run 1:
Design FAdd, start of the top module:
module FAdd(
    input rst,
    input clk,
    input  [31:0]               a,
    input  [31:0]               b,
    output reg [31:0]           c,
    output reg [2:0]           state
);
Size: ~1500 cells after synthesis, roughly 140 flip-flops, about 100 I/O pins, about 0.013 mm^2 of cells after synthesis.
Settings: LEC_CHECK=0, CAP_MARGIN=20, CORE_ASPECT_RATIO=1.03, CORE_MARGIN=2, CORE_UTILIZATION=65, CTS_CLUSTER_DIAMETER=323, GPL_ROUTABILITY_DRIVEN=1, MAX_ROUTING_LAYER=met4, MIN_ROUTING_LAYER=met1, SETUP_SLACK_MARGIN=0.19, SLEW_MARGIN=20, TNS_END_PERCENT=5; clock period 1.63 ns.
run.sh (not shown) runs the stock make flow with config.mk's settings and CLKGATE_MAP_FILE=.
Seen in the log of run 1: DPL-0038 during clock tree synthesis, after which the run never completed.
Inputs modified between run 1 and run 2:
- clearing SETUP_SLACK_MARGIN, which used to be 0.19
- clearing MIN_ROUTING_LAYER, which used to be met1
- clearing GPL_ROUTABILITY_DRIVEN, which used to be 1
- clearing CTS_CLUSTER_DIAMETER, which used to be 323
- clearing CORE_ASPECT_RATIO, which used to be 1.03
- clearing TNS_END_PERCENT, which used to be 5
- swapping 65 for 40 in CORE_UTILIZATION
- clearing MAX_ROUTING_LAYER, which used to be met4
- swapping 1.63 for 10.0 in the clock period (ns, I/O delays scaled along)
Results
- For number of enable-type register cells in the synthesized netlist, run 1 and run 2 come out practically identical.
- Run 2 against run 1: synthesized cell count closely matched the old numbers, placer's final routability congestion estimate decreased by 14% relative to the old numbers, number of core rows increased by about 27% relative to the old numbers.
- Any difference in number of unique standard cell types used by synthesis between run 2 and run 1 is small enough to ignore.
- Pre-placement core utilization is higher on run 1
- Compared to run 1, run 2 has worst slack at placement 6210 ps higher.
- Re die width: run 2 is about 30% up on run 1.
- Run 2: no failed stages, no open violations at the end
## Diff of input files: run 3 against run 2
- changing the clock period (ns, I/O delays scaled along) from 10.0 to 5.36
Findings:
Measured against each other, run 2 and run 3 differ in worst reg2reg path depth, the lower figure coming from run 3. Diff run 2 -> run 3 | relative contribution of the clock network to total power | increase of 0.8 points. Diff run 2 -> run 3: placed instance count now sits higher; global placer's final weighted congestion shows a reduction of about 7%. Run 2 reports its start point of the critical path as b[17] while run 3 reports b_add[3]. Comparing run 3 against run 2, there is no change at all in layout inverter count without the clock tree. Run 3 vs run 2: sequential portion of the cell area down in run 3. Run 3 vs run 2 — cell area climbed slightly.
> inputs changed (run 3 -> run 4)
- CORE_ASPECT_RATIO newly set to 0.84
- GPL_TIMING_DRIVEN newly set to 0
- the clock period (ns, I/O delays scaled along) changed from 5.36 to 10.0
==> comparison <==
The number of diodes in run 4 was higher than what run 3 gave.
Summary: with run 3 as the reference, met2 layer wire length in the routed design in run 4 moved down by a few percent.
Per the comparison of run 4 with run 3, power lost 45%, global routing met1 resource utilization picked up an extra 7.0 points.

== build 31 ==
The RTL this note starts from:
==> flow/design.v <==
module FAdd(
    input rst,
    input clk,
    input  [31:0]               a,
    input  [31:0]               b,
    output reg [31:0]           c,
    output reg [2:0]           state
);
    parameter NAN = 32'b01111111100000000000000000000001;  
    parameter ZERO = 32'b0;  
    wire a_s = a[31];
    wire b_s = b[31];
    wire [7:0] a_e = a[30:23];
    wire [7:0] b_e = b[30:23];
    wire [22:0] a_m = a[22:0];
    wire [22:0] b_m = b[22:0];
    wire a_e_max = a_e == 8'b11111111;
    wire b_e_max = b_e == 8'b11111111;
    wire a_e_min = a_e == 8'b0;
    wire b_e_min = b_e == 8'b0;
    wire a_m_min = a_m == 23'b0;
    wire b_m_min = b_m == 23'b0;
    wire a_inf = a_e_max & a_m_min;
    wire b_inf = b_e_max & b_m_min;
    wire a_nan = a_e_max & ~a_m_min;
    wire b_nan = b_e_max & ~b_m_min;
    wire a_zero = a_e_min & a_m_min;
    wire b_zero = b_e_min & b_m_min;
    wire a_denorm = a_e_min & ~a_m_min;
    wire b_denorm = b_e_min & ~b_m_min;
    wire inverse = (a_s ^ b_s) & (a_e == b_e) & (a_m == b_m);
    wire special_case = a_nan | b_nan | a_inf | b_inf | a_zero | b_zero | inverse;
    wire [31:0] special_output = (a_nan | b_nan) ? NAN :
    a_inf ? ((b_inf & (a_s ^ b_s)) ? NAN : a) :
    b_inf ? b :
    a_zero ? ((b_zero & (a_s ^ b_s) ? ZERO : b)) :
    b_zero ? a :
    inverse ? ZERO : 32'hffffffff;
    reg a_sign;
    reg b_sign;
    reg [26:0] a_add;
    reg [26:0] b_add;
    reg [7:0] a_exp;
    reg [7:0] b_exp;
    parameter READ = 3'd0,
    ALIGN = 3'd1,
    ADD = 3'd2,
    NORM = 3'd3,
    DENORM = 3'd4,
    ROUND = 3'd5,
    PACK = 3'd6,
    OUTPUT = 3'd7;
    reg c_sign;
    reg[27:0] c_add;
    reg[7:0] c_exp;
always @(posedge clk) begin
if (!rst) begin
    state <= READ;
end
else begin
case (state)
READ: begin
    a_sign <= a_s;
    b_sign <= b_s;
    a_add <= {~a_denorm, a_m, 3'b0};
    b_add <= {~b_denorm, b_m, 3'b0};
    a_exp <= a_denorm ? 8'b1 : a_e;
    b_exp <= b_denorm ? 8'b1 : b_e;
    c <= special_output;
    state <= special_case ? OUTPUT : ALIGN;
end
ALIGN: begin
    if (a_exp > b_exp) begin
        b_exp <= b_exp + 1;
        b_add <= b_add >> 1;
        b_add[0] <= b_add[0] | b_add[1];  
    end else if (a_exp < b_exp) begin
        a_exp <= a_exp + 1;
        a_add <= a_add >> 1;
        a_add[0] <= a_add[0] | a_add[1];
    end else begin
        state <= ADD;
    end
end
ADD: begin
    c_exp <= a_exp;
    if (a_sign == b_sign) begin
        c_add <= a_add + b_add;
        c_sign <= a_sign;
    end else if (a_add > b_add) begin
        c_add <= a_add - b_add;
        c_sign <= a_sign;
    end else begin
        c_add <= b_add - a_add;
        c_sign <= b_sign;
    end
    state <= NORM;
end
NORM: begin
    if (c_add[27]) begin  
        c_exp <= c_exp + 1;
        c_add <= c_add >> 1;
        c_add[0] <= c_add[0] | c_add[1];
    end else if (~c_add[26] & c_exp != 8'b0) begin  
        c_exp <= c_exp - 1;
        c_add <= c_add << 1;
    end else begin
        state <= DENORM;
    end
end
DENORM: begin
    if (c_exp == 8'b0) begin  
        c_exp <= c_exp + 1;
        c_add <= c_add >> 1;
        c_add[0] <= c_add[0] | c_add[1];
    end
    state <= ROUND;
end
ROUND: begin
    if (c_add[2] & (c_add[1] | c_add[0] | c_add[3])) begin
        c_add <= c_add + 4'b1000;
    end
    state <= PACK;
end
PACK: begin
    c[31] <= c_sign;
    c[22:0] <= c_add[25:3];
    if (c_exp == 8'b11111111) begin  
        c[30:0] <= {8'b11111111, 23'b0};
    end else if (c_add[27]) begin  
        c[30:23] <= c_exp + 1;
    end else if (~c_add[26]) begin  
        c[30:23] <= c_exp - 1;
    end else begin
        c[30:23] <= c_exp;
    end
    state <= OUTPUT;
end
OUTPUT: begin
end
endcase
end
end
endmodule
export LEC_CHECK = 0
export ABC_AREA = 1
export CAP_MARGIN = 20
export CORE_MARGIN = 2
export CORE_UTILIZATION = 68
export CTS_CLUSTER_DIAMETER = 355
export CTS_CLUSTER_SIZE = 98
export SLEW_MARGIN = 20
create_clock -name core_clock -period 4.2 [get_ports {clk}]
Build 31: all stages complete, timing, DRC and antenna checks passed
Relative to build 31, the following input files were edited for build 44:
- HOLD_SLACK_MARGIN: unset -> -0.09
- CTS_CLUSTER_SIZE: 98 -> unset
- ABC_AREA: 1 -> unset
- CTS_CLUSTER_DIAMETER: 355 -> unset
- the clock period (ns, I/O delays scaled along): 4.2 -> 3.66
--- outcome ---
- Summary of build 44 and build 31: one run falls short of a clean finish, namely build 44.
- The final report for build 44 shows a completed flow and a layout that fails verification, specifically setup timing.
- Combinational power: build 44 and build 31 compared, higher one is build 31
- When the final numbers for build 44 and build 31 were put side by side, the utilization turned out to be smaller in build 31.
- Higher signal arrival time at the worst endpoint among build 44 and build 31: build 44
--- input diff build 44..build 47 ---
- HOLD_SLACK_MARGIN removed (was -0.09)
- CTS_CLUSTER_SIZE newly set to 100
- CTS_CLUSTER_DIAMETER newly set to 377
- CORE_UTILIZATION changed from 68 to 72
- the clock period (ns, I/O delays scaled along) changed from 3.66 to 7.16
Notes after the runs:
- Build 47 completed end to end with timing, DRC and antenna clean.
- Taking build 44 as the reference, in build 47 leakage power figure shows a reduction of about 7%, share of total power in the clock network increased 2.0 points, largest voltage drop on the vdd net -170 uV.
- Status: wire length of the first global-routing pass parity (build 44, build 47)
- Build 47 vs build 44 — post-layout instance count excluding filler cells dropped by a few percent
- Comparing the two runs side by side, build 47 comes out ahead of build 44 on total power of the final layout.
- Note that the reported sequential group power recorded for build 47 amounts to 0.52 times the value seen in build 44.
Input changes introduced in build 33 (baseline for comparison: build 47):
- removing CTS_CLUSTER_DIAMETER (formerly 377)
- setting SETUP_SLACK_MARGIN to -0.4 for the first time
- changing CTS_CLUSTER_SIZE from 100 to 14
- changing the clock period (ns, I/O delays scaled along) from 7.16 to 4.16
### Flow results
Build 33 finished every stage; the final checks, however, were not passed, the failures being setup timing.
Measured against each other, build 47 and build 33 differ in wire length, the lower figure coming from build 47.
NOTE: met1 usage in global routing in build 33 exceeds that of build 47
Sequential power: lower on build 47
Sequential share of layout area: build 33 vs build 47 down 0.51 points

Starts from the design.v that is shown in full above.
make LEC_CHECK=0 ABC_AREA=1 CAP_MARGIN=40 CORE_MARGIN=2 CORE_UTILIZATION=72 CTS_CLUSTER_DIAMETER=350 CTS_CLUSTER_SIZE=96 PLACE_DENSITY=0.37 SLEW_MARGIN=20 finish   # period 3.06 ns
The baseline completed with no timing, DRC or antenna violations.
Rerun with:
==> flow/config.mk (replaced) <==
export PLATFORM = sky130hd
export DESIGN_NAME = FAdd
export DESIGN_NICKNAME = FAdd
export VERILOG_FILES = /design/flow/design.v
export SDC_FILE = /design/flow/constraint.sdc
export NUM_CORES = 4
export LEC_CHECK = 0
export CAP_MARGIN = 20
export CORE_MARGIN = 2
export CORE_UTILIZATION = 55
export SLEW_MARGIN = 20
==> flow/constraint.sdc (replaced) <==
create_clock -name core_clock -period 7.16 [get_ports {clk}]
set_input_delay 1.4320 -clock core_clock [delete_from_list [all_inputs] [get_ports {clk}]]
set_output_delay 1.4320 -clock core_clock [all_outputs]
set_load 0.01 [all_outputs]
Core utilization goes down by 22 points.
Via count drops by 31%.
Wire length goes down by 22%.
Clock skew barely changes.
Synthesized cell count goes down by about 40%.
Sequential cell count stays the same.
Rerun with:
--- a/flow/config.mk
+++ b/flow/config.mk
@@ -9,3 +9,7 @@
 export CORE_MARGIN = 2
-export CORE_UTILIZATION = 55
+export CORE_UTILIZATION = 72
+export CTS_CLUSTER_DIAMETER = 384
+export CTS_CLUSTER_SIZE = 100
+export SETUP_SLACK_MARGIN = 2.14
 export SLEW_MARGIN = 20
+export TNS_END_PERCENT = 5
Power climbs by 3.6%; utilization climbs by 19 points; worst setup slack degrades by 0.025 ns; routed wire length climbs by 0.93%; non-clock buffer count climbs by 1; sequential share of layout area stays flat; final area stays flat; die size drops by 23%; clock-buffer cell count does not change; maximum frequency drops by 0.53%; first-iteration DRC count climbs by 35%.
Rerun with:
--- a/flow/config.mk
+++ b/flow/config.mk
@@ -7,2 +7,3 @@
 export LEC_CHECK = 0
+export ABC_AREA = 1
 export CAP_MARGIN = 20
@@ -10,5 +11,4 @@
 export CORE_UTILIZATION = 72
-export CTS_CLUSTER_DIAMETER = 384
-export CTS_CLUSTER_SIZE = 100
-export SETUP_SLACK_MARGIN = 2.14
+export CTS_CLUSTER_DIAMETER = 394
+export SETUP_SLACK_MARGIN = 0.12
 export SLEW_MARGIN = 20
==> flow/constraint.sdc (replaced) <==
create_clock -name core_clock -period 2.05 [get_ports {clk}]
set_input_delay 0.4100 -clock core_clock [delete_from_list [all_inputs] [get_ports {clk}]]
set_output_delay 0.4100 -clock core_clock [all_outputs]
set_load 0.01 [all_outputs]
Effect:
- With this change the flow stopped in clock tree synthesis, error DPL-0038
- die area rises by about 20%
- synthesized cell count rises by 63%
- area after synthesis rises by about 20%
Rerun with:
==> flow/config.mk (replaced) <==
export PLATFORM = sky130hd
export DESIGN_NAME = FAdd
export DESIGN_NICKNAME = FAdd
export VERILOG_FILES = /design/flow/design.v
export SDC_FILE = /design/flow/constraint.sdc
export NUM_CORES = 4
export LEC_CHECK = 0
export CAP_MARGIN = 20
export CORE_MARGIN = 2
export CORE_UTILIZATION = 38
export SLEW_MARGIN = 20
==> flow/constraint.sdc (replaced) <==
create_clock -name core_clock -period 5.36 [get_ports {clk}]
set_input_delay 1.0720 -clock core_clock [delete_from_list [all_inputs] [get_ports {clk}]]
set_output_delay 1.0720 -clock core_clock [all_outputs]
set_load 0.01 [all_outputs]
The new run finished with timing, DRC and antenna clean; synthesized cell count came out lower by 39%; area after synthesis came out lower by 17%; die area came out higher by 56%.
Rerun with:
--- a/flow/config.mk
+++ b/flow/config.mk
@@ -7,5 +7,8 @@
 export LEC_CHECK = 0
+export ABC_AREA = 1
 export CAP_MARGIN = 20
 export CORE_MARGIN = 2
-export CORE_UTILIZATION = 38
+export CORE_UTILIZATION = 40
+export HOLD_SLACK_MARGIN = 0.3
 export SLEW_MARGIN = 20
+export TNS_END_PERCENT = 65
==> flow/constraint.sdc (replaced) <==
create_clock -name core_clock -period 10.0 [get_ports {clk}]
set_input_delay 2.0000 -clock core_clock [delete_from_list [all_inputs] [get_ports {clk}]]
set_output_delay 2.0000 -clock core_clock [all_outputs]
set_load 0.01 [all_outputs]
After rerunning:
- The changed run completed without violations
- synthesized cell count climbs by 63%
- non-clock buffer count drops by 11
- wire length climbs by 31%
- first-iteration DRC count climbs by 7.6%
- via count climbs by 32%
Power figures rest on the tool's default switching activity, not on a simulated workload.
